==> design/flow/design.v <==
module subbytes#(
    parameter SBOX_WIDTH = 8,
    parameter SBOX_DEPTH = 256,
    parameter DATA_WIDTH = 16
)(
    input clk,
    input reset_n,
    input sbox_valid, 
    input [SBOX_WIDTH-1:0] sbox_out,
    input tvalid,
    input [DATA_WIDTH-1:0] in,       
    output reg valid,
    output reg [DATA_WIDTH-1:0] out       
);
    localparam NUM_BYTES = DATA_WIDTH / 8;
    reg [7:0] index;
    reg sbox_ready;
    reg [7:0] sbox_slice [0:NUM_BYTES-1][0:255];
    integer i;
    genvar g;
    always @(posedge clk or negedge reset_n) begin
        if (!reset_n) begin
            index <= 0;
            sbox_ready <= 0;
        end else if (sbox_valid && !sbox_ready) begin
            index <= index + 1;
            if (index == SBOX_DEPTH - 1) sbox_ready <= 1;
        end
    end
    generate
        for (g = 0; g < NUM_BYTES; g = g + 1) begin : MEM_WRITE
            always @(posedge clk) begin
                if (sbox_valid && !sbox_ready) begin
                    sbox_slice[g][index] <= sbox_out;
                end
            end
        end
    endgenerate
    wire [7:0] ram_read_data [0:NUM_BYTES-1];
    generate
        for (g = 0; g < NUM_BYTES; g = g + 1) begin : MEM_ASYNC_READ
            assign ram_read_data[g] = sbox_slice[g][in[g*8 +: 8]];
        end
    endgenerate
    always @(posedge clk or negedge reset_n) begin
        if (!reset_n) begin
            valid <= 0;
            out <= 0;
        end else begin
            if (tvalid && sbox_ready) valid <= 1;
            else valid <= 0;
            if (tvalid && sbox_ready) begin
                for (i = 0; i < NUM_BYTES; i = i + 1) begin
                    out[i*8 +: 8] <= ram_read_data[i];
                end
            end
        end
    end
endmodule
==> design/flow/run.sh <==
#!/bin/bash
# the make line also repeats each setting of config.mk as NAME=value (left out here)
make -C /OpenROAD-flow-scripts/flow DESIGN_CONFIG=/design/flow/config.mk WORK_HOME=/design/flow/orfs CLKGATE_MAP_FILE= finish
==> design/flow/config.mk <==
export PLATFORM = sky130hd
export DESIGN_NAME = subbytes
export DESIGN_NICKNAME = subbytes
export VERILOG_FILES = /design/flow/design.v
export SDC_FILE = /design/flow/constraint.sdc
export NUM_CORES = 4
export LEC_CHECK = 0
export CAP_MARGIN = 20
export CORE_MARGIN = 2
export CORE_UTILIZATION = 65
export SETUP_SLACK_MARGIN = 1.92
export SLEW_MARGIN = 20
==> design/flow/constraint.sdc <==
create_clock -name core_clock -period 7.12 [get_ports {clk}]
set_input_delay 1.4240 -clock core_clock [delete_from_list [all_inputs] [get_ports {clk}]]
set_output_delay 1.4240 -clock core_clock [all_outputs]
set_load 0.01 [all_outputs]
==> flow_metrics.tcl, run 1 <==
# flow metrics
set metrics [dict create \
    chipArea_um2 154000 \
    nNetsFinal 5800 \
    worstPathRequired_ns 7.90 \
    yosys.area_share.aoi_pct 7.11 \
    stdcell_count 7975 \
    reg2reg_slack_ns 3.20 \
    fp_util_pct 65.5 \
    cts_setup_buffers 0 \
    max_freq_mhz 194 \
    vias 62742 \
    ys_sh_adder_pct 0.0509 \
    crit_path_end_kind "register" \
    worst_slew_margin_rel_pct 14.2 \
    critPathMaxStageDelay_ns 0.95 \
    hp-class "reg -> reg" \
    synth-edff-count 2048 \
    synthTopCellsByArea "edfxtp_1 (63%), mux4_2 (14%), mux2i_1 (9.0%)" \
    cp-endpoint "out[6]$_DFFE_PN0P_" \
    yosysUniqueCellTypes 70 \
    grt_pass1_wl_um 455000 \
    mux_area_share_pct 22.9 \
    path_class "in -> reg" \
    fin_crit_sh_pct 72.6 \
    cts_resized 0 \
    grt_max_degree 179 \
    cts_root_buffer "clkbuf_16" \
    yosys_area_um2 98200 \
    drc 0 \
    top_cell "edfxtp_1" \
    period_needed_ns 5.17 \
    die_w_um 393 \
    cpMaxStageDelayCell "nor4_1" \
    synthCells 5796 \
    area_growth_pct 8.39 \
    arrival_ns 5.95 \
    ys_seq_share_pct 63.3 \
    vias_per_cell 7.87 \
    yosysTopAreaCell "edfxtp_1" \
    cts_buffer_depth 3 \
    hold_violations 0 \
    wl_per_cell_um 41.1 \
    clk_pin_slew_ns 0.07 \
    start_kind "input port" \
    core_um2 150000 \
    cts_buffers 207 \
    max-vdd-ir-drop_v 0.000270 \
    drv_slew 0 \
    combPwrFrac_pct 10.4 \
    ys_cells 5796 \
    seqCellArea_um2 62100 \
    grt_use_total_pct 42.6 \
    xor_share_pct 0.0624 \
    worst-path-stages 10 \
    antenna_found_initial 22 \
    worstReg2RegStart "sbox_ready$_DFFE_PN0P_" \
    ys_seq_elements 2074 \
    layout.area.comb_um2 33000 \
    power_leakage_nw 35.0 \
    cts_sinks 2074 \
    rsz0062_at_grt "false" \
    maxPowerGroup "registers" \
    grt_pass1_vias 60279 \
    r2r_end "sbox_slice[306][7]$_DFFE_PP_" \
    cp_cell_sequence "buf_2, buf_4, nand3b_1, buf_4, o22ai_1, a211oi_1, a22oi_1, a21oi_1, nor4_1, a211o_1" \
    io_buffers 44 \
    cts-htree-levels 4 \
    worst_pin_slew_ns 1.29 \
    powerComb_mw 2.81 \
    fillCellCount 9819 \
    worstHoldStart "index[5]$_DFFE_PN0P_" \
    place_inst 7575 \
    totalWireLength_um 328000 \
    place.gp.congestion 1.01 \
    tritoncts "built" \
    ant_nets 0 \
    maxCapViolations 0 \
    pwr-share-clk_pct 39.3 \
    worst-path-buf-inv 3 \
    io_pins 45 \
    ys_warn_count 1 \
    power_clock_mw 10.7 \
    outcome "complete, no violations" \
    rows 142 \
    drt-initial-drc-count 10652 \
    dr.pass1.iters 6 \
    insertion_delay_ns 0.86 \
    ys_async_sr_fraction_pct 1.25 \
    critPathTopFamily "buffers and inverters" \
    power_density_nw_per_um2 255 \
    dp_slack_ns 1.32 \
    crit_fanout 23 \
    p_switching_mw 6.81 \
    internal_power_mw 20.3 \
    setup_violations 0 \
    startpoint "in[2]" \
    chipHeight_um 393 \
    fp_nets 5828 \
    worst_clock_skew_ns 0.0300 \
    worstHoldPathCells 1 \
    grt_overflow_total 0 \
    seq-power_mw 13.6 \
    cp_common_cell "buf_4" \
    cts_hold_repair.buffers 0 \
    warning_count 76 \
    synth_area_um2 98200 \
    swShare_pct 25.1 \
    common_cells "edfxtp_1 (2048), mux2i_1 (885), mux4_2 (592), nor2_1 (305), o22ai_1 (256)" \
    p_seq_share_pct 50.3 \
    simple_gate_share_pct 3.32 \
    avgSynthCellArea_um2 16.9 \
    setup_ws_ns 1.95 \
    topCombFamilyByArea "multiplexers" \
    hpwl_um 215000 \
    synth_top_flop_cell "edfxtp_1" \
    fin_tns_setup_ns 0 \
    holdPathEnd "index[5]$_DFFE_PN0P_" \
    reg2regPathDepth 4 \
    yosys.area.top_type_share_pct 62.6 \
]
## metal layers
metal | GRT usage, % | share of wire, % | wire (µm)
met3 | 14.1 | 14 | 46800
met1 | 57.4 | 35 | 114000
met4 | 21.0 | 5.9 | 19400
met5 | 0 | 0.036 | 117
met2 | 62.9 | 45 | 147000
## cell type report
type,count,share of cell area [%]
antenna,13,0.0306
clock buffer,265,5.18
clock inverter,122,0.945
inverter,11,0.0482
multi-input combinational,3244,31.0
sequential,2074,58.4
tap,2016,2.37
timing repair buffer,230,2.06
## stage by stage
step / hold WS (ns) / area, µm² / util [%] / total power, mW
4_1_cts: 0.556 / 106000 / 71.0 / 27.0
3_5_place_dp: 0.543 / 99900 / 66.6 / 16.6
2_1_floorplan: 0.493 / 98200 / - / 15.4
5_1_grt: 0.582 / 106000 / 71.0 / 27.6
3_3_place_gp: 0.529 / 99800 / 66.6 / 16.5
6_report: 0.555 / 106000 / 71.0 / 27.1
==> run 2, diff against run 1 <==
CORE_UTILIZATION = 72   (was 65)
CTS_CLUSTER_DIAMETER = 39   (was default)
CTS_CLUSTER_SIZE = 53   (was default)
PLACE_DENSITY = 0.4   (was default)
SETUP_SLACK_MARGIN = 1.01   (was 1.92)
clock period = 3.39 ns   (was 7.12 ns; I/O delays follow)
==> flow_metrics.tcl, run 2 <==
# flow metrics
set metrics [dict create \
    cp_common_cell "buf_16" \
    reg2regPathDepth 7 \
    cts_buffer_depth 3 \
    area_growth_pct 22.6 \
    crit_path_end_kind "register" \
    power_leakage_nw 42.4 \
    synthCells 5796 \
    grt_max_degree 92 \
    fp_nets 5828 \
    powerComb_mw 7.74 \
    period_needed_ns 2.82 \
    outcome "complete, no violations" \
    internal_power_mw 46.2 \
    power_density_nw_per_um2 528 \
    yosys.area_share.aoi_pct 7.11 \
    holdPathEnd "sbox_slice[312][5]$_DFFE_PP_" \
    cp-endpoint "out[13]$_DFFE_PN0P_" \
    drt-initial-drc-count 17676 \
    max_freq_mhz 354 \
    yosysUniqueCellTypes 70 \
    reg2reg_slack_ns 0.59 \
    ant_nets 0 \
    stdcell_count 8850 \
    worstHoldStart "sbox_out[5]" \
    cts-htree-levels 4 \
    chipHeight_um 373 \
    p_switching_mw 17.4 \
    ys_seq_share_pct 63.3 \
    worst-path-stages 9 \
    swShare_pct 27.3 \
    seqCellArea_um2 62200 \
    place_inst 8198 \
    maxCapViolations 0 \
    vias_per_cell 8.56 \
    xor_share_pct 0.0624 \
    worst_clock_skew_ns 0.0393 \
    fin_crit_sh_pct 83.3 \
    ys_cells 5796 \
    grt_pass1_wl_um 520000 \
    topCombFamilyByArea "multiplexers" \
    io_buffers 44 \
    chipArea_um2 139000 \
    warning_count 36 \
    hp-class "in -> reg" \
    seq-power_mw 28.7 \
    core_um2 135000 \
    io_pins 45 \
    cts_sinks 2074 \
    worst_slew_margin_rel_pct 35.5 \
    ys_sh_adder_pct 0.0509 \
    avgSynthCellArea_um2 16.9 \
    start_kind "input port" \
    worst-path-buf-inv 3 \
    max-vdd-ir-drop_v 0.000802 \
    place.gp.congestion 1.04 \
    simple_gate_share_pct 3.32 \
    crit_fanout 30 \
    cts_buffers 237 \
    synth_top_flop_cell "edfxtp_1" \
    worst_pin_slew_ns 0.940 \
    antenna_found_initial 33 \
    utilization_pct 88.9 \
    cpMaxStageDelayCell "mux4_2" \
    ys_seq_elements 2074 \
    synth_area_um2 98200 \
    setup_ws_ns 0.566 \
    dp_slack_ns -1.06 \
    synthTopCellsByArea "edfxtp_1 (63%), mux4_2 (14%), mux2i_1 (9.0%)" \
    worstReg2RegStart "sbox_slice[315][6]$_DFFE_PP_" \
    maxPowerGroup "registers" \
    fin_tns_setup_ns 0 \
    fp_util_pct 72.5 \
    grt_pass1_vias 70168 \
    layout.area.comb_um2 35100 \
    common_cells "edfxtp_1 (2048), mux2i_1 (885), mux4_2 (592), nor2_1 (305), o22ai_1 (256)" \
    setup_violations 0 \
    critPathTopFamily "AND-OR/OR-AND gates" \
    yosys.area.top_type_share_pct 62.6 \
    startpoint "in[8]" \
    power_clock_mw 27.2 \
    wl_per_cell_um 44.5 \
    totalWireLength_um 394000 \
    synth-edff-count 2048 \
    clk_pin_slew_ns 0.08 \
    cts_root_buffer "clkbuf_16" \
    drv_slew 0 \
    grt_use_total_pct 53.5 \
    yosys_area_um2 98200 \
    top_cell "edfxtp_1" \
    fillCellCount 5063 \
    worstHoldPathCells 1 \
    die_w_um 373 \
    cp_cell_sequence "buf_16, buf_16, buf_12, mux4_2, a211o_1, a21oi_1, a211oi_2, o2111a_2, a221o_1" \
    yosysTopAreaCell "edfxtp_1" \
    hold_violations 0 \
    dr.pass1.iters 10 \
    ys_async_sr_fraction_pct 1.25 \
    rows 135 \
    insertion_delay_ns 0.93 \
    worstPathRequired_ns 4.19 \
    r2r_end "out[6]$_DFFE_PN0P_" \
    pwr-share-clk_pct 42.8 \
    combPwrFrac_pct 12.2 \
    ys_warn_count 1 \
    critPathMaxStageDelay_ns 0.58 \
    path_class "in -> reg" \
    tritoncts "built" \
    mux_area_share_pct 22.9 \
    hpwl_um 235000 \
    rsz0062_at_grt "true" \
    power.total_mw 63.6 \
    nNetsFinal 6856 \
    grt_overflow_total 0 \
    arrival_ns 3.62 \
    drc 0 \
    vias 75790 \
    p_seq_share_pct 45.1 \
]
[run 2: layout make-up]
cell class	instances	area share, %
Sequential cell	2074	51.6
Clock buffer	257	5.02
Inverter	11	0.0478
Timing Repair Buffer	1255	10.3
Tap cell	1781	1.85
Antenna cell	35	0.0727
Multi-Input combinational cell	3245	29.2
Clock inverter	192	1.87
[run 2: layer usage]
layer  global-route usage (%)  vias up  part of all wire [%]
met3                     23.6     3076                    19
met4                     34.5       36                    11
met1                     66.8    35982                    28
li1                         -    26511                     -
met2                     76.8    10185                    42
met5                    0.755        -                  0.12
[run 2: per-stage QoR]
stage                     hold slack [ns]  cell area (µm²)
final                               0.355           120000
after global routing                0.355           120000
after CTS                           0.358           118000
after detailed placement            0.547           107000
after global placement              0.526           107000
after floorplan                     0.382            98900
[run 2: timing repair]
item                                   CTS  global route
pin swaps                               45            82
setup endpoints to repair              574           837
buffers inserted                        57            84
resized                                327           263
hold buffers                             1             0
cloned                                  19             7
endpoints found under the hold margin   26             0
==> run 3, diff against run 2 <==
CAP_MARGIN = 25   (was 20)
CELL_PAD_IN_SITES_GLOBAL_PLACEMENT = 0   (was default)
CORE_ASPECT_RATIO = 0.8   (was default)
CORE_MARGIN = 6   (was 2)
CORE_UTILIZATION = 69   (was 72)
CTS_CLUSTER_DIAMETER = default   (was 39)
CTS_CLUSTER_SIZE = 14   (was 53)
GPL_TIMING_DRIVEN = 1   (was default)
MAX_ROUTING_LAYER = met5   (was default)
MIN_ROUTING_LAYER = met1   (was default)
PLACE_DENSITY = default   (was 0.4)
PLACE_DENSITY_LB_ADDON = 0.06   (was default)
SETUP_SLACK_MARGIN = 1.04   (was 1.01)
SLEW_MARGIN = 35   (was 20)
clock period = 3.86 ns   (was 3.39 ns; I/O delays follow)
==> flow_metrics.tcl, run 3 <==
# flow metrics
set metrics [dict create \
    grt_max_degree 118 \
    ys_seq_share_pct 63.3 \
    critPathMaxStageDelay_ns 0.52 \
    mux_area_share_pct 22.9 \
    period_needed_ns 3.04 \
    synthCells 5796 \
    synth_top_flop_cell "edfxtp_1" \
    holdPathEnd "sbox_slice[306][5]$_DFFE_PP_" \
    worstPathRequired_ns 4.64 \
    power_density_nw_per_um2 442 \
    cts_buffer_depth 3 \
    fp_nets 5828 \
    dpl_cell_area_um2 105000 \
    critPathTopFamily "buffers and inverters" \
    synthTopCellsByArea "edfxtp_1 (63%), mux4_2 (14%), mux2i_1 (9.0%)" \
    worstHoldStart "sbox_out[5]" \
    antenna_found_initial 19 \
    worstReg2RegStart "index[1]$_DFFE_PN0P_" \
    hpwl_um 224000 \
    reg2regPathDepth 7 \
    drt-initial-drc-count 12928 \
    io_buffers 44 \
    avgSynthCellArea_um2 16.9 \
    ys_async_sr_fraction_pct 1.25 \
    fin_crit_sh_pct 78.8 \
    internal_power_mw 37.1 \
    io_pins 45 \
    combPwrFrac_pct 11.6 \
    cp_cell_sequence "buf_12, buf_4, or3_1, buf_4, o221ai_1, a21oi_1, a22oi_1, a21oi_2, buf_4, nor4b_2, buf_4, a211o_1" \
    max-vdd-ir-drop_v 0.000528 \
    grt_overflow_total 0 \
    maxPowerGroup "registers" \
    die_w_um 434 \
    dr.pass1.iters 9 \
    worst_slew_margin_rel_pct 35.6 \
    chipHeight_um 349 \
    worst_pin_slew_ns 0.964 \
    power_leakage_nw 38.3 \
    cts_sinks 2074 \
    drc 0 \
    swShare_pct 24.9 \
    simple_gate_share_pct 3.32 \
    totalWireLength_um 333000 \
    top_cell "edfxtp_1" \
    place_inst 8040 \
    crit_path_end_kind "register" \
    topCombFamilyByArea "multiplexers" \
    arrival_ns 3.82 \
    fin_tns_setup_ns 0 \
    ant_nets 0 \
    core_um2 141000 \
    clk_pin_slew_ns 0.06 \
    reg2reg_slack_ns 1.06 \
    fin_hold_ws_ns 0.454 \
    p_seq_share_pct 50.9 \
    crit_fanout 20 \
    worst_clock_skew_ns 0.0260 \
    worstHoldPathCells 1 \
    outcome "complete, no violations" \
    ys_sh_adder_pct 0.0509 \
    max_freq_mhz 329 \
    cp_common_cell "buf_4" \
    yosysTopAreaCell "edfxtp_1" \
    cts_buffers 192 \
    setup_violations 0 \
    insertion_delay_ns 0.85 \
    yosysUniqueCellTypes 70 \
    chipArea_um2 152000 \
    rsz0062_at_grt "true" \
    vias 66736 \
    maxCapViolations 0 \
    powerComb_mw 5.74 \
    warning_count 41 \
    fillCellCount 7566 \
    tritoncts "built" \
    fp_util_pct 69.7 \
    synth_area_um2 98200 \
    grt_use_total_pct 43.5 \
    rows 123 \
    cts_root_buffer "clkbuf_16" \
    pwr-share-clk_pct 37.5 \
    grt_pass1_vias 63602 \
    vias_per_cell 7.92 \
    power_clock_mw 18.6 \
    cp-endpoint "out[15]$_DFFE_PN0P_" \
    ys_cells 5796 \
    drv_slew 0 \
    hold_violations 0 \
    path_class "in -> reg" \
    stdcell_count 8424 \
    place.gp.congestion 1.04 \
    yosys.area.top_type_share_pct 62.6 \
    ys_seq_elements 2074 \
    worst-path-stages 12 \
    yosys.area_share.aoi_pct 7.11 \
    xor_share_pct 0.0624 \
    common_cells "edfxtp_1 (2048), mux2i_1 (885), mux4_2 (592), nor2_1 (305), o22ai_1 (256)" \
    hp-class "in -> reg" \
    cpMaxStageDelayCell "or3_1" \
    cts-htree-levels 4 \
    yosys_area_um2 98200 \
    p_switching_mw 12.3 \
    area_growth_pct 13.9 \
    synth-edff-count 2048 \
    start_kind "input port" \
    seq-power_mw 25.1 \
    final_area_um2 112000 \
    worst-path-buf-inv 5 \
    ys_warn_count 1 \
    r2r_end "sbox_slice[339][0]$_DFFE_PP_" \
    grt_pass1_wl_um 468000 \
    startpoint "in[8]" \
    nNetsFinal 6413 \
    wl_per_cell_um 39.5 \
]
==> run 3: through the flow <==
stage | power [mW] | utilization, % | setup slack [ns]
finish | 49.4 | 79.3 | 0.819
detailed placement | 30.9 | 74.6 | -0.335
global placement | 30.8 | 74.5 | -0.584
CTS | 49.0 | 79.0 | 0.916
global route | 50.4 | 79.3 | 0.952
floorplan | 28.4 | - | 1.03
==> run 3: per-layer routing <==
| metal | wire length, µm | track usage (%) | up-vias |
|---|---|---|---|
| li1 | - | - | 25465 |
| met1 | 113000 | 60.6 | 33412 |
| met2 | 142000 | 61.0 | 6669 |
| met3 | 56900 | 17.4 | 1182 |
| met4 | 21000 | 20.9 | 8 |
| met5 | 47 | 0 | - |
==> run 3: area by class of cell <==
type | instances | area [µm²] | share of cell area [%]
clock inverter | 93 | 706 | 0.631
timing repair buffer | 858 | 8000 | 7.15
antenna | 14 | 35.0 | 0.0313
multi-input combinational | 3244 | 33300 | 29.8
sequential | 2074 | 62200 | 55.6
clock buffer | 255 | 5250 | 4.69
tap | 1875 | 2350 | 2.10
inverter | 11 | 50.0 | 0.0447
==> run 3: timing repair <==
action / 4_1_cts / 5_1_grt
setup buffers: 0 / 17
hold buffers: 1 / 0
resized: 44 / 62
endpoints found under the hold margin: 2 / 0
setup endpoints to repair: 27 / 169
cloned: 1 / 2
pin swaps: 0 / 1
==> run 4, diff against run 3 <==
CAP_MARGIN = 35   (was 25)
CELL_PAD_IN_SITES_GLOBAL_PLACEMENT = default   (was 0)
CORE_ASPECT_RATIO = default   (was 0.8)
CORE_MARGIN = 2   (was 6)
CORE_UTILIZATION = 72   (was 69)
CTS_CLUSTER_DIAMETER = 53   (was default)
CTS_CLUSTER_SIZE = 13   (was 14)
GPL_TIMING_DRIVEN = default   (was 1)
MAX_ROUTING_LAYER = default   (was met5)
MIN_ROUTING_LAYER = default   (was met1)
PLACE_DENSITY = 0.42   (was default)
PLACE_DENSITY_LB_ADDON = default   (was 0.06)
SETUP_SLACK_MARGIN = 0.65   (was 1.04)
SLEW_MARGIN = 20   (was 35)
clock period = 3.24 ns   (was 3.86 ns; I/O delays follow)
==> flow_metrics.tcl, run 4 <==
# flow metrics
set metrics [dict create \
    outcome "complete, no violations" \
    worst-path-buf-inv 6 \
    common_cells "edfxtp_1 (2048), mux2i_1 (885), mux4_2 (592), nor2_1 (305), o22ai_1 (256)" \
    fp_util_pct 72.5 \
    avgSynthCellArea_um2 16.9 \
    crit_fanout 21 \
    io_pins 45 \
    final_area_um2 115000 \
    chipArea_um2 139000 \
    totalWireLength_um 339000 \
    max_freq_mhz 363 \
    worst_clock_skew_ns 0.0266 \
    worstHoldPathCells 1 \
    yosysUniqueCellTypes 70 \
    seqCellArea_um2 62200 \
    seq-power_mw 30.0 \
    power_density_nw_per_um2 509 \
    yosys.area_share.aoi_pct 7.11 \
    path_class "in -> reg" \
    simple_gate_share_pct 3.32 \
    r2r_end "out[9]$_DFFE_PN0P_" \
    cts_root_buffer "clkbuf_16" \
    synth_area_um2 98200 \
    rows 135 \
    die_w_um 373 \
    power_clock_mw 21.1 \
    rsz0062_at_grt "true" \
    dpl_cell_area_um2 108000 \
    synthCells 5796 \
    xor_share_pct 0.0624 \
    worstHoldStart "sbox_out[1]" \
    drt-initial-drc-count 13584 \
    hold_violations 0 \
    tritoncts "built" \
    insertion_delay_ns 0.83 \
    ys_warn_count 1 \
    hp-class "in -> reg" \
    arrival_ns 3.48 \
    grt_max_degree 120 \
    warning_count 43 \
    cts_sinks 2074 \
    start_kind "input port" \
    ys_async_sr_fraction_pct 1.25 \
    setup_violations 0 \
    cp-endpoint "out[5]$_DFFE_PN0P_" \
    worstPathRequired_ns 3.96 \
    period_needed_ns 2.75 \
    cts_buffer_depth 3 \
    fillCellCount 6290 \
    chipHeight_um 373 \
    synth_top_flop_cell "edfxtp_1" \
    power_leakage_nw 40.0 \
    maxPowerGroup "registers" \
    ys_seq_share_pct 63.3 \
    cp_common_cell "buf_4" \
    grt_use_total_pct 48.4 \
    startpoint "in[4]" \
    reg2regPathDepth 9 \
    p_seq_share_pct 51.3 \
    critPathMaxStageDelay_ns 0.48 \
    ys_sh_adder_pct 0.0509 \
    worst-path-stages 12 \
    top_cell "edfxtp_1" \
    cts_buffers 188 \
    p_switching_mw 14.6 \
    fin_crit_sh_pct 85.0 \
    yosysTopAreaCell "edfxtp_1" \
    internal_power_mw 43.8 \
    ys_seq_elements 2074 \
    mux_area_share_pct 22.9 \
    reg2reg_slack_ns 0.52 \
    critPathTopFamily "buffers and inverters" \
    power.total_mw 58.4 \
    combPwrFrac_pct 12.6 \
    antenna_found_initial 15 \
    grt_pass1_wl_um 476000 \
    clk_pin_slew_ns 0.06 \
    grt_pass1_vias 66710 \
    topCombFamilyByArea "multiplexers" \
    yosys.area.top_type_share_pct 62.6 \
    fp_nets 5828 \
    nNetsFinal 6767 \
    ant_nets 0 \
    worstReg2RegStart "sbox_slice[415][1]$_DFFE_PP_" \
    area_growth_pct 16.7 \
    utilization_pct 84.6 \
    ys_cells 5796 \
    crit_path_end_kind "register" \
    yosys_area_um2 98200 \
    worst_slew_margin_rel_pct 35.0 \
    wl_per_cell_um 39.4 \
    dr.pass1.iters 7 \
    place.gp.congestion 1.08 \
    io_buffers 44 \
    worst_pin_slew_ns 0.972 \
    holdPathEnd "sbox_slice[289][1]$_DFFE_PP_" \
    maxCapViolations 0 \
    cp_cell_sequence "buf_6, buf_12, or3b_4, buf_12, buf_4, o22ai_1, a2111oi_2, buf_4, a2111oi_1, buf_4, nand4b_1, o311ai_1" \
    swShare_pct 24.9 \
    pwr-share-clk_pct 36.2 \
    vias 68852 \
    powerComb_mw 7.33 \
    synthTopCellsByArea "edfxtp_1 (63%), mux4_2 (14%), mux2i_1 (9.0%)" \
    synth-edff-count 2048 \
    cpMaxStageDelayCell "or3b_4" \
    core_um2 135000 \
    cts-htree-levels 4 \
    grt_overflow_total 0 \
    hpwl_um 232000 \
    max-vdd-ir-drop_v 0.000735 \
    layout.area.comb_um2 33700 \
    drv_slew 0 \
    vias_per_cell 8.00 \
    drc 0 \
]
-- run 4: cell type report --
cell class / instances / area share [%]
clock buffer: 233 / 4.48
timing repair buffer: 1216 / 9.60
sequential: 2074 / 54.2
tap: 1781 / 1.94
antenna: 6 / 0.0131
multi-input combinational: 3244 / 29.4
clock inverter: 37 / 0.315
inverter: 11 / 0.0447
-- run 4: layer usage --
metal | global-route usage, % | vias to the layer above | share of wire (%)
met5 | 0.926 | - | 0.091
met3 | 16.6 | 1527 | 17
li1 | - | 26081 | -
met1 | 63.3 | 33879 | 31
met4 | 29.2 | 16 | 7.8
met2 | 71.0 | 7349 | 44
-- run 4: repair_timing --
| action | CTS | global route |
|---|---|---|
| gates cloned | 0 | 4 |
| hold buffers | 1 | 0 |
| pin swaps | 4 | 13 |
| setup buffers | 10 | 6 |
| gates resized | 112 | 123 |
| endpoints found under the hold margin | 26 | 0 |
| setup endpoints to repair | 26 | 43 |
-- run 4: metrics by stage --
| stage | hold slack, ns | std cells | worst slack [ns] | TNS, ns |
|---|---|---|---|---|
| after floorplan | 0.352 | 5796 | 0.651 | 0 |
| after detailed placement | 0.558 | 8304 | -0.844 | -8.04 |
| after global placement | 0.534 | 8302 | -0.842 | -7.90 |
| after CTS | 0.284 | 8585 | 0.536 | 0 |
| after global routing | 0.302 | 8597 | 0.535 | 0 |
| final | 0.317 | 8602 | 0.487 | 0 |
==> run 5, diff against run 4 <==
CAP_MARGIN = 0   (was 35)
CTS_CLUSTER_DIAMETER = default   (was 53)
CTS_CLUSTER_SIZE = 31   (was 13)
PLACE_DENSITY = 0.64   (was 0.42)
SETUP_SLACK_MARGIN = 0.53   (was 0.65)
==> flow_metrics.tcl, run 5 <==
# flow metrics
set metrics [dict create \
    power_clock_mw 23.4 \
    p_switching_mw 15.2 \
    yosys.area_share.aoi_pct 7.11 \
    cts_setup_buffers 0 \
    ys_warn_count 1 \
    power_density_nw_per_um2 526 \
    worst-path-buf-inv 4 \
    hold_violations 0 \
    critPathTopFamily "AND-OR/OR-AND gates" \
    grt_max_degree 106 \
    warning_count 42 \
    cts_buffers 200 \
    arrival_ns 3.58 \
    antenna_found_initial 24 \
    crit_path_end_kind "register" \
    swShare_pct 25.0 \
    place_inst 8339 \
    simple_gate_share_pct 3.32 \
    reg2regPathDepth 8 \
    holdPathEnd "sbox_slice[314][0]$_DFFE_PP_" \
    hp-class "in -> reg" \
    cp-endpoint "out[13]$_DFFE_PN0P_" \
    synth_area_um2 98200 \
    combPwrFrac_pct 12.0 \
    chipHeight_um 373 \
    p_seq_share_pct 49.4 \
    ys_sh_adder_pct 0.0509 \
    worstPathRequired_ns 3.95 \
    synthTopCellsByArea "edfxtp_1 (63%), mux4_2 (14%), mux2i_1 (9.0%)" \
    fp_nets 5828 \
    fin_hold_ws_ns 0.333 \
    critPathMaxStageDelay_ns 0.87 \
    ant_nets 0 \
    chipArea_um2 139000 \
    drv_slew 0 \
    dpl_cell_area_um2 108000 \
    yosysUniqueCellTypes 70 \
    worst-path-stages 8 \
    wl_per_cell_um 39.8 \
    crit_fanout 10 \
    rows 135 \
    fp_util_pct 72.5 \
    clk_pin_slew_ns 0.06 \
    common_cells "edfxtp_1 (2048), mux2i_1 (885), mux4_2 (592), nor2_1 (305), o22ai_1 (256)" \
    internal_power_mw 45.4 \
    outcome "complete, no violations" \
    r2r_end "out[12]$_DFFE_PN0P_" \
    mux_area_share_pct 22.9 \
    worst_clock_skew_ns 0.0350 \
    reg2reg_slack_ns 0.45 \
    xor_share_pct 0.0624 \
    insertion_delay_ns 0.86 \
    drc 0 \
    worstHoldPathCells 1 \
    start_kind "input port" \
    path_class "in -> reg" \
    yosysTopAreaCell "edfxtp_1" \
    nNetsFinal 6794 \
    fillCellCount 6186 \
    vias 69851 \
    ys_async_sr_fraction_pct 1.25 \
    grt_pass1_vias 68244 \
    max_freq_mhz 349 \
    final_area_um2 115000 \
    worst_pin_slew_ns 1.22 \
    yosys.area.top_type_share_pct 62.6 \
    ys_seq_elements 2074 \
    io_pins 45 \
    worst_slew_margin_rel_pct 18.5 \
    grt_use_total_pct 49.8 \
    cpMaxStageDelayCell "a2111oi_0" \
    cts_sinks 2074 \
    startpoint "in[14]" \
    stdcell_count 8728 \
    maxPowerGroup "registers" \
    cp_common_cell "buf_4" \
    drt-initial-drc-count 14583 \
    synth-edff-count 2048 \
    worstReg2RegStart "sbox_slice[291][4]$_DFFE_PP_" \
    synth_top_flop_cell "edfxtp_1" \
    avgSynthCellArea_um2 16.9 \
    cts-htree-levels 4 \
    rsz0062_at_grt "true" \
    place.gp.congestion 1.09 \
    cts_root_buffer "clkbuf_16" \
    fin_crit_sh_pct 88.4 \
    hpwl_um 236000 \
    fin_tns_setup_ns 0 \
    pwr-share-clk_pct 38.6 \
    core_um2 135000 \
    max-vdd-ir-drop_v 0.000747 \
    period_needed_ns 2.86 \
    seq-power_mw 30.0 \
    synthCells 5796 \
    grt_pass1_wl_um 488000 \
    vias_per_cell 8.00 \
    dr.pass1.iters 9 \
    ys_seq_share_pct 63.3 \
    tritoncts "built" \
    powerComb_mw 7.27 \
    yosys_area_um2 98200 \
    power_leakage_nw 40.5 \
    io_buffers 44 \
    top_cell "edfxtp_1" \
    grt_overflow_total 0 \
    maxCapViolations 0 \
    die_w_um 373 \
    area_growth_pct 17.3 \
    cp_cell_sequence "clkdlybuf4s50_1, buf_4, nand2_2, buf_12, buf_4, a2111oi_0, a2111oi_1, a221o_1" \
    topCombFamilyByArea "multiplexers" \
    totalWireLength_um 347000 \
    worstHoldStart "sbox_out[0]" \
    cts_buffer_depth 3 \
    setup_violations 0 \
    ys_cells 5796 \
]
run 5: routing by layer:
metal	up-vias	routed length, µm	GRT usage, %
met5	-	325	0.172
met4	30	29400	32.0
met3	1718	59000	18.9
met2	7694	152000	73.0
met1	34169	107000	63.0
li1	26240	-	-
run 5: through the flow:
stage	total power, mW	setup WS [ns]	utilization (%)
2_1_floorplan	33.8	0.531	-
3_3_place_gp	37.1	-1.06	79.9
3_5_place_dp	37.2	-0.866	79.9
4_1_cts	60.0	0.353	84.8
5_1_grt	61.5	0.459	85.0
6_report	60.6	0.376	85.0
run 5: layout make-up:
cell class                 count  area (µm²)  area share (%)
antenna                       12        30.0          0.0261
clock buffer                 247        5300            4.60
clock inverter               128        1140           0.993
inverter                      11        50.0          0.0434
multi-input combinational   3244       33300            28.9
sequential                  2074       62200            54.0
tap                         1781        2230            1.93
timing repair buffer        1231       11000            9.51
run 5: what timing repair did:
item                                    CTS  global route
resized                                  30            59
endpoints found under the hold margin    26             0
pin swaps                                 1             4
endpoints found under the setup margin   17            21
cloned                                    0             0
hold buffers                              1             0
==> run 6, diff against run 5 <==
CAP_MARGIN = 35   (was 0)
CTS_CLUSTER_DIAMETER = 358   (was default)
CTS_CLUSTER_SIZE = 13   (was 31)
PLACE_DENSITY = 0.42   (was 0.64)
SETUP_SLACK_MARGIN = 0.45   (was 0.53)
==> flow_metrics.tcl, run 6 <==
# flow metrics
set metrics [dict create \
    outcome "complete, no violations" \
    worstPathRequired_ns 3.97 \
    combPwrFrac_pct 12.6 \
    startpoint "in[9]" \
    max_freq_mhz 340 \
    synthTopCellsByArea "edfxtp_1 (63%), mux4_2 (14%), mux2i_1 (9.0%)" \
    p_switching_mw 14.2 \
    wl_met1_um 106000 \
    yosys.area.top_type_share_pct 62.6 \
    worstHoldPathCells 1 \
    yosys_area_um2 98200 \
    start_kind "input port" \
    cts-htree-levels 4 \
    area_growth_pct 15.5 \
    drc 0 \
    setup_violations 0 \
    critPathMaxStageDelay_ns 0.52 \
    vias_per_cell 8.06 \
    cp_common_cell "buf_4" \
    ant_nets 0 \
    critPathTopFamily "buffers and inverters" \
    fin_crit_sh_pct 90.7 \
    synth_area_um2 98200 \
    cts_root_buffer "clkbuf_16" \
    worst_clock_skew_ns 0.0400 \
    worst-path-buf-inv 6 \
    xor_share_pct 0.0624 \
    worstHoldStart "sbox_out[4]" \
    maxCapViolations 0 \
    fp_nets 5828 \
    hold_violations 0 \
    common_cells "edfxtp_1 (2048), mux2i_1 (885), mux4_2 (592), nor2_1 (305), o22ai_1 (256)" \
    p_seq_share_pct 53.0 \
    holdPathEnd "sbox_slice[318][4]$_DFFE_PP_" \
    cts_sinks 2074 \
    grt_overflow_total 0 \
    grt_pass1_vias 67508 \
    mux_area_share_pct 22.9 \
    maxPowerGroup "registers" \
    antenna_found_initial 26 \
    period_needed_ns 2.94 \
    power_leakage_nw 39.7 \
    max-vdd-ir-drop_v 0.000755 \
    grt_max_degree 95 \
    dr.pass1.iters 12 \
    rsz0062_at_grt "true" \
    hp-class "in -> reg" \
    power_density_nw_per_um2 498 \
    synth_top_flop_cell "edfxtp_1" \
    chipHeight_um 373 \
    path_class "in -> reg" \
    ys_cells 5796 \
    topCombFamilyByArea "multiplexers" \
    power_clock_mw 19.4 \
    yosysTopAreaCell "edfxtp_1" \
    reg2reg_slack_ns 0.41 \
    cts_buffers 177 \
    avgSynthCellArea_um2 16.9 \
    io_buffers 44 \
    ys_sh_adder_pct 0.0509 \
    chipArea_um2 139000 \
    vias 69076 \
    ys_seq_elements 2074 \
    grt_pass1_wl_um 482000 \
    rows 135 \
    route.met3.wl_um 58100 \
    insertion_delay_ns 0.88 \
    core_um2 135000 \
    nNetsFinal 6764 \
    warning_count 34 \
    drt-initial-drc-count 14301 \
    totalWireLength_um 342000 \
    internal_power_mw 42.3 \
    simple_gate_share_pct 3.32 \
    io_pins 45 \
    wl_met2_um 149000 \
    arrival_ns 3.67 \
    drv_slew 0 \
    grt_use_total_pct 49.1 \
    wl_per_cell_um 40.0 \
    worstReg2RegStart "sbox_slice[439][3]$_DFFE_PP_" \
    cpMaxStageDelayCell "a2111oi_1" \
    ys_seq_share_pct 63.3 \
    yosysUniqueCellTypes 70 \
    tritoncts "built" \
    powerComb_mw 7.13 \
    reg2regPathDepth 8 \
    yosys.area_share.aoi_pct 7.11 \
    worst_pin_slew_ns 1.02 \
    clk_pin_slew_ns 0.06 \
    crit_fanout 18 \
    ys_warn_count 1 \
    r2r_end "out[11]$_DFFE_PN0P_" \
    seq-power_mw 29.9 \
    cts_buffer_depth 3 \
    crit_path_end_kind "register" \
    utilization_pct 83.8 \
    die_w_um 373 \
    pwr-share-clk_pct 34.3 \
    swShare_pct 25.1 \
    synthCells 5796 \
    place.gp.congestion 1.05 \
    synth-edff-count 2048 \
    worst-path-stages 13 \
    routed.top_layer "met5" \
    cp_cell_sequence "buf_8, buf_4, buf_4, buf_4, mux4_1, nand2_1, a21oi_1, a2111oi_1, buf_1, or4_1, nor4_4, buf_4, a211o_1" \
    hpwl_um 237000 \
    ys_async_sr_fraction_pct 1.25 \
    top_cell "edfxtp_1" \
    fp_util_pct 72.5 \
    worst_slew_margin_rel_pct 29.9 \
    power.total_mw 56.5 \
    cp-endpoint "out[11]$_DFFE_PN0P_" \
]
==> run 6: through the flow <==
stage	std cells	TNS (ns)	area [µm²]	hold slack, ns	worst slack, ns
floorplan	5796	0	98200	0.352	0.505
global placement	8329	-8.58	108000	0.535	-1.13
detailed placement	8332	-7.44	108000	0.537	-0.768
CTS	8557	0	113000	0.225	0.359
global route	8559	0	113000	0.247	0.317
finish	8565	0	113000	0.250	0.303
==> run 6: timing repair <==
| action | in CTS | in global routing |
|---|---|---|
| resized | 25 | 34 |
| hold endpoints to repair | 26 | 0 |
| setup endpoints to repair | 8 | 13 |
| pin swaps | 0 | 5 |
| setup buffers | 0 | 1 |
| hold buffers | 1 | 0 |
==> run 6: metal layers <==
| layer | vias to the layer above | global-route usage, % |
|---|---|---|
| li1 | 26038 | - |
| met5 | - | 0.926 |
| met2 | 7490 | 71.3 |
| met3 | 1663 | 18.7 |
| met4 | 26 | 31.1 |
| met1 | 33859 | 62.9 |
==> run 6: area by class of cell <==
type | instances | area [µm²]
timing repair buffer | 1224 | 11100
clock buffer | 212 | 4620
multi-input combinational | 3244 | 33200
tap | 1781 | 2230
fill | 6441 | 22000
sequential | 2074 | 62100
antenna | 7 | 17.5
inverter | 11 | 50.0
clock inverter | 12 | 146
==> run 7, diff against run 6 <==
CAP_MARGIN = 20   (was 35)
CORE_UTILIZATION = 70   (was 72)
CTS_CLUSTER_DIAMETER = 200   (was 358)
CTS_CLUSTER_SIZE = default   (was 13)
PLACE_DENSITY = 0.6   (was 0.42)
SETUP_SLACK_MARGIN = 0.8   (was 0.45)
clock period = 6.7 ns   (was 3.24 ns; I/O delays follow)
==> flow_metrics.tcl, run 7 <==
# flow metrics
set metrics [dict create \
    ys_seq_share_pct 63.3 \
    worstPathRequired_ns 7.46 \
    dr.pass1.iters 9 \
    rsz0062_at_grt "false" \
    reg2reg_slack_ns 2.72 \
    ys_async_sr_fraction_pct 1.25 \
    fin_crit_sh_pct 73.9 \
    ys_seq_elements 2074 \
    grt_max_degree 178 \
    critPathMaxStageDelay_ns 0.91 \
    xor_share_pct 0.0624 \
    fin_tns_setup_ns 0 \
    nNetsFinal 5808 \
    io_pins 45 \
    vias_per_cell 8.16 \
    cts_sinks 2074 \
    worstHoldStart "index[5]$_DFFE_PN0P_" \
    maxCapViolations 0 \
    grt_pass1_wl_um 453000 \
    drt-initial-drc-count 12467 \
    antenna_found_initial 23 \
    power_leakage_nw 35.1 \
    utilization_pct 76.5 \
    place.gp.congestion 1.03 \
    setup_violations 0 \
    layout.area.comb_um2 33000 \
    r2r_end "sbox_slice[487][7]$_DFFE_PP_" \
    synth-edff-count 2048 \
    chipArea_um2 143000 \
    totalWireLength_um 325000 \
    worst_slew_margin_rel_pct 15.3 \
    internal_power_mw 21.8 \
    topCombFamilyByArea "multiplexers" \
    top_cell "edfxtp_1" \
    cts_resized 0 \
    synthTopCellsByArea "edfxtp_1 (63%), mux4_2 (14%), mux2i_1 (9.0%)" \
    chipHeight_um 379 \
    common_cells "edfxtp_1 (2048), mux2i_1 (885), mux4_2 (592), nor2_1 (305), o22ai_1 (256)" \
    yosys.area.top_type_share_pct 62.6 \
    cts-htree-levels 4 \
    vias 63914 \
    ant_nets 0 \
    yosysUniqueCellTypes 70 \
    warning_count 62 \
    powerComb_mw 2.98 \
    startpoint "in[2]" \
    avgSynthCellArea_um2 16.9 \
    io_buffers 44 \
    p_switching_mw 7.32 \
    synth_area_um2 98200 \
    drv_slew 0 \
    tritoncts "built" \
    seqCellArea_um2 62100 \
    simple_gate_share_pct 3.32 \
    worst-path-stages 9 \
    cts_buffers 203 \
    clk_pin_slew_ns 0.06 \
    drc 0 \
    cts_root_buffer "clkbuf_16" \
    hold_violations 0 \
    area_growth_pct 8.48 \
    worst-path-buf-inv 2 \
    worstHoldPathCells 1 \
    holdPathEnd "index[5]$_DFFE_PN0P_" \
    yosys.area_share.aoi_pct 7.11 \
    wl_per_cell_um 41.5 \
    yosysTopAreaCell "edfxtp_1" \
    power_density_nw_per_um2 273 \
    combPwrFrac_pct 10.2 \
    hp-class "reg -> reg" \
    synthCells 5796 \
    worst_pin_slew_ns 1.24 \
    fp_util_pct 70.5 \
    period_needed_ns 4.95 \
    core_um2 139000 \
    critPathTopFamily "simple AND/OR/NAND/NOR gates" \
    seq-power_mw 14.5 \
    worst_clock_skew_ns 0.0343 \
    swShare_pct 25.1 \
    outcome "complete, no violations" \
    reg2regPathDepth 4 \
    crit_fanout 40 \
    cts_setup_buffers 0 \
    arrival_ns 5.71 \
    p_seq_share_pct 49.7 \
    start_kind "input port" \
    power_clock_mw 11.7 \
    synth_top_flop_cell "edfxtp_1" \
    grt_use_total_pct 45.7 \
    ys_warn_count 1 \
    yosys_area_um2 98200 \
    fp_nets 5828 \
    cp_cell_sequence "buf_2, nand2b_2, buf_4, o22ai_1, nor2_1, a311oi_1, nor4b_2, nand3_1, o211ai_1" \
    hpwl_um 209000 \
    cpMaxStageDelayCell "a311oi_1" \
    fillCellCount 7922 \
    pwr-share-clk_pct 40.1 \
    cp-endpoint "out[0]$_DFFE_PN0P_" \
    path_class "in -> reg" \
    die_w_um 379 \
    cts_hold_repair.buffers 0 \
    cts_buffer_depth 3 \
    ys_cells 5796 \
    mux_area_share_pct 22.9 \
    maxPowerGroup "registers" \
    grt_pass1_vias 60762 \
    insertion_delay_ns 0.86 \
    ys_sh_adder_pct 0.0509 \
    rows 137 \
    max-vdd-ir-drop_v 0.000257 \
    max_freq_mhz 202 \
    grt_overflow_total 0 \
    worstReg2RegStart "index[1]$_DFFE_PN0P_" \
    crit_path_end_kind "register" \
]
==> run 7: cell type report <==
class | instances | area share (%)
sequential | 2074 | 58.3
multi-input combinational | 3244 | 30.9
clock buffer | 241 | 4.96
tap | 1876 | 2.20
timing repair buffer | 242 | 2.17
clock inverter | 139 | 1.34
inverter | 11 | 0.0470
antenna | 10 | 0.0235
==> run 7: routing by layer <==
layer	part of all wire, %	track usage [%]	wire (µm)
met4	6.9	25.2	22400
met1	33	61.2	108000
met5	0.088	0.515	285
met3	16	17.2	52900
met2	44	65.4	142000
==> run 7: per-stage QoR <==
stage	std cells	instance area [µm²]	setup slack (ns)	hold WS [ns]	power [mW]
2_1_floorplan	5796	98200	3.27	0.493	16.3
3_3_place_gp	7447	99800	1.16	0.531	17.5
3_5_place_dp	7447	99800	1.19	0.543	17.6
4_1_cts	7827	107000	2.05	0.558	28.9
5_1_grt	7828	107000	1.91	0.584	29.6
6_report	7837	107000	1.75	0.565	29.1
==> run 8, diff against run 7 <==
CAP_MARGIN = 25   (was 20)
CELL_PAD_IN_SITES_GLOBAL_PLACEMENT = 0   (was default)
CORE_ASPECT_RATIO = 0.8   (was default)
CORE_MARGIN = 6   (was 2)
CORE_UTILIZATION = 30   (was 70)
CTS_CLUSTER_DIAMETER = default   (was 200)
CTS_CLUSTER_SIZE = 65   (was default)
GPL_TIMING_DRIVEN = 1   (was default)
MAX_ROUTING_LAYER = met5   (was default)
MIN_ROUTING_LAYER = met1   (was default)
PLACE_DENSITY = default   (was 0.6)
SETUP_SLACK_MARGIN = 0.45   (was 0.8)
SLEW_MARGIN = 35   (was 20)
clock period = 8.61 ns   (was 6.7 ns; I/O delays follow)
==> flow_metrics.tcl, run 8 <==
# flow metrics
set metrics [dict create \
    outcome "complete, no violations" \
    worstHoldPathCells 1 \
    vias 61977 \
    drv_slew 0 \
    pwr-share-clk_pct 39.9 \
    die_w_um 652 \
    swShare_pct 25.5 \
    yosys_area_um2 98200 \
    io_pins 45 \
    ant_nets 0 \
    cts_hold_repair.buffers 0 \
    place.gp.congestion 0.954 \
    fp_nets 5828 \
    mux_area_share_pct 22.9 \
    reg2reg_slack_ns 4.93 \
    hold_violations 0 \
    clk_pin_slew_ns 0.07 \
    hpwl_um 224000 \
    synthTopCellsByArea "edfxtp_1 (63%), mux4_2 (14%), mux2i_1 (9.0%)" \
    holdPathEnd "index[5]$_DFFE_PN0P_" \
    chipHeight_um 524 \
    core_um2 325000 \
    cts_buffer_depth 4 \
    critPathTopFamily "AND-OR/OR-AND gates" \
    max-vdd-ir-drop_v 0.000156 \
    drt-initial-drc-count 9711 \
    power_clock_mw 9.09 \
    nNetsFinal 5786 \
    worst-path-buf-inv 5 \
    cp-endpoint "out[13]$_DFFE_PN0P_" \
    cts_buffers 205 \
    area_growth_pct 11.9 \
    worst_slew_margin_rel_pct 23.7 \
    simple_gate_share_pct 3.32 \
    power_density_nw_per_um2 207 \
    maxPowerGroup "registers" \
    yosysUniqueCellTypes 70 \
    totalWireLength_um 343000 \
    io_buffers 44 \
    worst-path-stages 10 \
    path_class "in -> reg" \
    cts_setup_buffers 0 \
    max_freq_mhz 193 \
    synth_top_flop_cell "edfxtp_1" \
    arrival_ns 5.93 \
    setup_ws_ns 3.44 \
    utilization_pct 33.8 \
    start_kind "input port" \
    yosys.area.top_type_share_pct 62.6 \
    synthCells 5796 \
    seq-power_mw 11.3 \
    period_needed_ns 5.17 \
    top_cell "edfxtp_1" \
    grt_pass1_vias 60047 \
    combPwrFrac_pct 10.6 \
    power.total_mw 22.8 \
    hp-class "reg -> reg" \
    rows 187 \
    ys_warn_count 1 \
    cts_sinks 2074 \
    worstHoldStart "index[5]$_DFFE_PN0P_" \
    setup_violations 0 \
    yosys.area_share.aoi_pct 7.11 \
    grt_max_degree 140 \
    cts_resized 0 \
    dp_slack_ns 2.59 \
    fp_util_pct 30.2 \
    grt_overflow_total 0 \
    cp_common_cell "buf_4" \
    vias_per_cell 6.03 \
    xor_share_pct 0.0624 \
    cpMaxStageDelayCell "a2111oi_1" \
    fin_tns_setup_ns 0 \
    power_leakage_nw 35.0 \
    synth_area_um2 98200 \
    p_seq_share_pct 49.5 \
    r2r_end "sbox_slice[474][5]$_DFFE_PP_" \
    worstPathRequired_ns 9.36 \
    crit_fanout 40 \
    cts-htree-levels 4 \
    startpoint "in[12]" \
    maxCapViolations 0 \
    ys_sh_adder_pct 0.0509 \
    chipArea_um2 341000 \
    crit_path_end_kind "register" \
    yosysTopAreaCell "edfxtp_1" \
    fin_crit_sh_pct 60.1 \
    antenna_found_initial 13 \
    cp_cell_sequence "buf_6, buf_4, inv_4, buf_4, a2111oi_0, a2111oi_0, a2111oi_1, a2111oi_1, buf_4, a221o_1" \
    powerComb_mw 2.41 \
    rsz0062_at_grt "false" \
    topCombFamilyByArea "multiplexers" \
    worstReg2RegStart "sbox_ready$_DFFE_PN0P_" \
    grt_pass1_wl_um 475000 \
    critPathMaxStageDelay_ns 0.70 \
    drc 0 \
    avgSynthCellArea_um2 16.9 \
    warning_count 45 \
    common_cells "edfxtp_1 (2048), mux2i_1 (885), mux4_2 (592), nor2_1 (305), o22ai_1 (256)" \
    grt_use_total_pct 19.3 \
    synth-edff-count 2048 \
    internal_power_mw 17.0 \
    cts_root_buffer "clkbuf_16" \
    worst_clock_skew_ns 0.0579 \
    dr.pass1.iters 8 \
    p_switching_mw 5.81 \
    tritoncts "built" \
    ys_seq_elements 2074 \
    wl_per_cell_um 33.4 \
    ys_seq_share_pct 63.3 \
    insertion_delay_ns 0.87 \
    reg2regPathDepth 4 \
    final_area_um2 110000 \
    worst_pin_slew_ns 1.14 \
    dpl_cell_area_um2 103000 \
    ys_cells 5796 \
    ys_async_sr_fraction_pct 1.25 \
]
-- run 8: through the flow --
stage | std cells | hold WS (ns)
floorplan | 5796 | 0.493
global placement | 9886 | 0.528
detailed placement | 9893 | 0.557
CTS | 10262 | 0.568
global route | 10263 | 0.598
finish | 10271 | 0.576
-- run 8: routing by layer --
layer  track usage, %  routed length, µm  share of wire (%)  vias to the layer above
met5                0                 27             0.0079                        -
met4             8.05              16800                4.9                        4
met3             6.64              46200                 13                      715
met2             27.3             144000                 42                     4391
met1             26.9             136000                 40                    32636
li1                 -                  -                  -                    24231
-- run 8: area by class of cell --
| type | instances | area, µm² |
|---|---|---|
| diodes | 8 | 20.0 |
| clock buffers | 240 | 5340 |
| clock inverters | 129 | 1220 |
| fillers | 30671 | 215000 |
| inverters | 11 | 51.3 |
| multi-input cells | 3244 | 33500 |
| flip-flops and latches | 2074 | 62100 |
| well taps | 4347 | 5440 |
| repair buffers | 218 | 2140 |
==> run 9, diff against run 8 <==
CAP_MARGIN = 30   (was 25)
CELL_PAD_IN_SITES_DETAIL_PLACEMENT = 2   (was default)
CELL_PAD_IN_SITES_GLOBAL_PLACEMENT = 3   (was 0)
CORE_ASPECT_RATIO = 1.99   (was 0.8)
CORE_MARGIN = 3   (was 6)
CORE_UTILIZATION = 29   (was 30)
CTS_CLUSTER_DIAMETER = 94   (was default)
CTS_CLUSTER_SIZE = default   (was 65)
GPL_ROUTABILITY_DRIVEN = 0   (was default)
MAX_ROUTING_LAYER = met4   (was met5)
MIN_ROUTING_LAYER = met2   (was met1)
SETUP_SLACK_MARGIN = 2.66   (was 0.45)
SLEW_MARGIN = 20   (was 35)
clock period = 10.0 ns   (was 8.61 ns; I/O delays follow)
==> flow_metrics.tcl, run 9 <==
# flow metrics
set metrics [dict create \
    chipHeight_um 827 \
    maxCapViolations 0 \
    worst_slew_margin_rel_pct 15.2 \
    tritoncts "built" \
    drc 0 \
    yosysTopAreaCell "edfxtp_1" \
    critPathMaxStageDelay_ns 0.88 \
    reg2reg_slack_ns 6.10 \
    fillCellCount 33669 \
    synth_area_um2 98200 \
    internal_power_mw 14.5 \
    ys_async_sr_fraction_pct 1.25 \
    swShare_pct 27.8 \
    synth-edff-count 2048 \
    worst_clock_skew_ns 0.0914 \
    maxPowerGroup "registers" \
    wl_per_cell_um 42.5 \
    core_um2 336000 \
    grt_pass1_wl_um 607000 \
    setup_violations 0 \
    fin_crit_sh_pct 61.4 \
    worstReg2RegStart "index[2]$_DFFE_PN0P_" \
    crit_fanout 60 \
    cp-endpoint "out[11]$_DFFE_PN0P_" \
    fp_util_pct 29.2 \
    worstHoldStart "index[4]$_DFFE_PN0P_" \
    arrival_ns 6.99 \
    max_freq_mhz 163 \
    ys_cells 5796 \
    hold_violations 0 \
    reg2regPathDepth 6 \
    path_class "in -> reg" \
    cts_setup_buffers 0 \
    io_pins 45 \
    dr.pass1.iters 12 \
    pwr-share-clk_pct 39.6 \
    nNetsFinal 6068 \
    worstHoldPathCells 1 \
    totalWireLength_um 456000 \
    power_clock_mw 7.95 \
    rsz0062_at_grt "false" \
    xor_share_pct 0.0624 \
    rows 300 \
    grt_overflow_total 0 \
    cts_sinks 2074 \
    hp-class "reg -> reg" \
    holdPathEnd "index[4]$_DFFE_PN0P_" \
    p_seq_share_pct 48.3 \
    final_area_um2 112000 \
    top_cell "edfxtp_1" \
    cp_common_cell "buf_4" \
    ys_sh_adder_pct 0.0509 \
    common_cells "edfxtp_1 (2048), mux2i_1 (885), mux4_2 (592), nor2_1 (305), o22ai_1 (256)" \
    warning_count 63 \
    outcome "complete, no violations" \
    grt_use_total_pct 40.3 \
    cts-htree-levels 4 \
    power_leakage_nw 36.5 \
    startpoint "in[8]" \
    io_buffers 44 \
    ys_warn_count 1 \
    mux_area_share_pct 22.9 \
    power_density_nw_per_um2 179 \
    cts_resized 0 \
    cts_root_buffer "clkbuf_16" \
    yosys.area.top_type_share_pct 62.6 \
    worst-path-buf-inv 5 \
    die_w_um 419 \
    avgSynthCellArea_um2 16.9 \
    cpMaxStageDelayCell "nor4_1" \
    hpwl_um 306000 \
    yosys_area_um2 98200 \
    p_switching_mw 5.58 \
    r2r_end "sbox_slice[311][2]$_DFFE_PP_" \
    chipArea_um2 346000 \
    ys_seq_elements 2074 \
    dpl_cell_area_um2 105000 \
    seq-power_mw 9.71 \
    grt_pass1_vias 93164 \
    cp_cell_sequence "buf_8, buf_12, buf_4, mux4_1, nand2_1, a21oi_1, a2111oi_1, clkdlybuf4s18_2, buf_4, or4_1, nor4_1, a211o_1" \
    simple_gate_share_pct 3.32 \
    synth_top_flop_cell "edfxtp_1" \
    area_growth_pct 14.3 \
    cts_buffers 202 \
    powerComb_mw 2.43 \
    crit_path_end_kind "register" \
    insertion_delay_ns 0.94 \
    worst-path-stages 12 \
    max-vdd-ir-drop_v 0.000129 \
    drv_slew 0 \
    fp_nets 5828 \
    yosys.area_share.aoi_pct 7.11 \
    antenna_found_initial 9 \
    period_needed_ns 6.14 \
    synthTopCellsByArea "edfxtp_1 (63%), mux4_2 (14%), mux2i_1 (9.0%)" \
    combPwrFrac_pct 12.1 \
    start_kind "input port" \
    cts_buffer_depth 4 \
    clk_pin_slew_ns 0.08 \
    synthCells 5796 \
    drt-initial-drc-count 19164 \
    vias 81366 \
    ant_nets 0 \
    grt_max_degree 158 \
    ys_seq_share_pct 63.3 \
    fin_tns_setup_ns 0 \
    vias_per_cell 7.59 \
    yosysUniqueCellTypes 70 \
    cts_hold_repair.buffers 0 \
    critPathTopFamily "buffers and inverters" \
    worst_pin_slew_ns 1.26 \
    topCombFamilyByArea "multiplexers" \
    worstPathRequired_ns 10.85 \
]
-- run 9: final cells by class --
class	instances	area, µm²	share of cell area (%)
Antenna cell	152	380	0.339
Clock buffer	249	5350	4.76
Clock inverter	106	971	0.865
Inverter	11	51.3	0.0457
Multi-Input combinational cell	3244	33400	29.7
Sequential cell	2074	62100	55.4
Tap cell	4379	5480	4.88
Timing Repair Buffer	503	4500	4.01
-- run 9: metal layers --
metal	vias to the layer above	GRT usage, %	wire length, µm
met5	-	-	0
met4	0	15.7	56500
met3	3282	43.4	162000
met2	27784	49.4	237000
met1	25574	-	0
li1	24726	-	-
-- run 9: per-stage QoR --
step           instances  power [mW]  hold WS (ns)  setup slack (ns)  util [%]
2_1_floorplan       5796        10.9         0.493              5.91         -
3_3_place_gp       10011        12.1         0.539              2.44      30.8
3_5_place_dp       10128        12.1         0.578              3.35      31.1
4_1_cts            10483        19.9         0.594              4.30      33.0
5_1_grt            10650        20.4         0.631              3.88      33.3
6_report           10718        20.1         0.600              3.86      33.4
==> run 10, diff against run 9 <==
GPL_TIMING_DRIVEN = 0   (was 1)
MAX_ROUTING_LAYER = default   (was met4)
MIN_ROUTING_LAYER = default   (was met2)
==> flow_metrics.tcl, run 10 <==
# flow metrics
set metrics [dict create \
    synthTopCellsByArea "edfxtp_1 (63%), mux4_2 (14%), mux2i_1 (9.0%)" \
    max_freq_mhz 134 \
    worst_slew_margin_rel_pct 10.6 \
    seq-power_mw 9.69 \
    maxPowerGroup "registers" \
    worstReg2RegStart "sbox_ready$_DFFE_PN0P_" \
    fin_crit_sh_pct 74.4 \
    r2r_end "sbox_slice[322][1]$_DFFE_PP_" \
    power_clock_mw 8.25 \
    worst-path-stages 12 \
    grt_pass1_wl_um 852000 \
    simple_gate_share_pct 3.32 \
    cts_buffers 203 \
    ant_nets 0 \
    grt_overflow_total 0 \
    p_seq_share_pct 45.6 \
    hpwl_um 502000 \
    topCombFamilyByArea "multiplexers" \
    start_kind "input port" \
    warning_count 59 \
    place_inst 10476 \
    cts_root_buffer "clkbuf_16" \
    worstPathRequired_ns 10.88 \
    worst_clock_skew_ns 0.0685 \
    chipHeight_um 827 \
    yosys.area.top_type_share_pct 62.6 \
    pwr-share-clk_pct 38.8 \
    cts_setup_buffers 0 \
    period_needed_ns 7.44 \
    p_switching_mw 6.37 \
    cp_cell_sequence "clkdlybuf4s50_1, buf_6, buf_6, buf_4, buf_4, buf_2, mux2i_1, a221oi_1, o21ai_0, a21oi_1, o2111ai_1, nand3_1" \
    cts_resized 0 \
    hp-class "reg -> reg" \
    yosys_area_um2 98200 \
    totalWireLength_um 687000 \
    avgSynthCellArea_um2 16.9 \
    dr.pass1.iters 5 \
    outcome "complete, no violations" \
    reg2reg_slack_ns 5.29 \
    io_buffers 38 \
    startpoint "in[9]" \
    crit_fanout 11 \
    internal_power_mw 14.9 \
    cts_buffer_depth 4 \
    fin_hold_ws_ns 0.568 \
    rows 300 \
    synth-edff-count 2048 \
    stdcell_count 10996 \
    grt_pass1_vias 72261 \
    chipArea_um2 346000 \
    grt_max_degree 113 \
    arrival_ns 8.33 \
    die_w_um 419 \
    hold_violations 0 \
    cpMaxStageDelayCell "clkdlybuf4s50_1" \
    mux_area_share_pct 22.9 \
    nNetsFinal 6381 \
    worstHoldPathCells 1 \
    reg2regPathDepth 6 \
    max-vdd-ir-drop_v 0.000141 \
    drc 0 \
    synth_area_um2 98200 \
    xor_share_pct 0.0624 \
    fillCellCount 33393 \
    rsz0062_at_grt "false" \
    worst_pin_slew_ns 1.34 \
    yosys.area_share.aoi_pct 7.11 \
    fp_util_pct 29.2 \
    core_um2 336000 \
    crit_path_end_kind "register" \
    clk_pin_slew_ns 0.08 \
    holdPathEnd "index[5]$_DFFE_PN0P_" \
    io_pins 45 \
    synthCells 5796 \
    drv_slew 0 \
    ys_sh_adder_pct 0.0509 \
    tritoncts "built" \
    critPathTopFamily "buffers and inverters" \
    combPwrFrac_pct 15.5 \
    worst-path-buf-inv 6 \
    setup_ws_ns 2.56 \
    vias 73921 \
    antenna_found_initial 87 \
    top_cell "edfxtp_1" \
    ys_warn_count 1 \
    ys_cells 5796 \
    powerComb_mw 3.29 \
    maxCapViolations 0 \
    swShare_pct 30.0 \
    critPathMaxStageDelay_ns 0.95 \
    drt-initial-drc-count 11211 \
    power_density_nw_per_um2 183 \
    path_class "in -> reg" \
    area_growth_pct 18.0 \
    cp-endpoint "out[8]$_DFFE_PN0P_" \
    cts_sinks 2074 \
    common_cells "edfxtp_1 (2048), mux2i_1 (885), mux4_2 (592), nor2_1 (305), o22ai_1 (256)" \
    insertion_delay_ns 1.00 \
    cts_hold_repair.buffers 0 \
    ys_async_sr_fraction_pct 1.25 \
    wl_per_cell_um 62.4 \
    grt_use_total_pct 39.3 \
    fp_nets 5828 \
    dp_slack_ns 1.87 \
    vias_per_cell 6.72 \
    ys_seq_share_pct 63.3 \
    cts-htree-levels 4 \
    setup_violations 0 \
    worstHoldStart "index[5]$_DFFE_PN0P_" \
    power_leakage_nw 38.2 \
    yosysUniqueCellTypes 70 \
    yosysTopAreaCell "edfxtp_1" \
    ys_seq_elements 2074 \
    synth_top_flop_cell "edfxtp_1" \
]
## run 10: area by class of cell
type / count / area, µm² / share of cell area (%)
buffer: 467 / 3320 / 2.86
sequential: 2074 / 62100 / 53.6
clock buffer: 245 / 5370 / 4.63
tap: 4379 / 5480 / 4.73
timing repair buffer: 348 / 4610 / 3.97
antenna: 108 / 270 / 0.233
inverter: 11 / 41.3 / 0.0356
clock inverter: 120 / 1230 / 1.06
multi-input combinational: 3244 / 33500 / 28.9
## run 10: per-stage QoR
step / util [%] / setup TNS [ns] / total power, mW / instance area (µm²)
floorplan: - / 0 / 10.9 / 98200
finish: 34.5 / 0 / 21.2 / 116000
global placement: 31.0 / -3404.53 / 12.8 / 104000
global route: 34.4 / 0 / 21.4 / 116000
detailed placement: 32.2 / 0 / 12.9 / 108000
CTS: 34.2 / 0 / 20.9 / 115000
## run 10: layer usage
layer / vias to the layer above / track usage, % / routed length [µm] / share of wire (%)
met5: - / 0.280 / 312 / 0.045
met4: 26 / 44.8 / 96400 / 14
met3: 2464 / 11.0 / 59700 / 8.7
met2: 5893 / 62.5 / 322000 / 47
met1: 40055 / 38.7 / 208000 / 30
li1: 25483 / - / - / -
Power figures rest on the tool's default switching activity, not on a simulated workload.
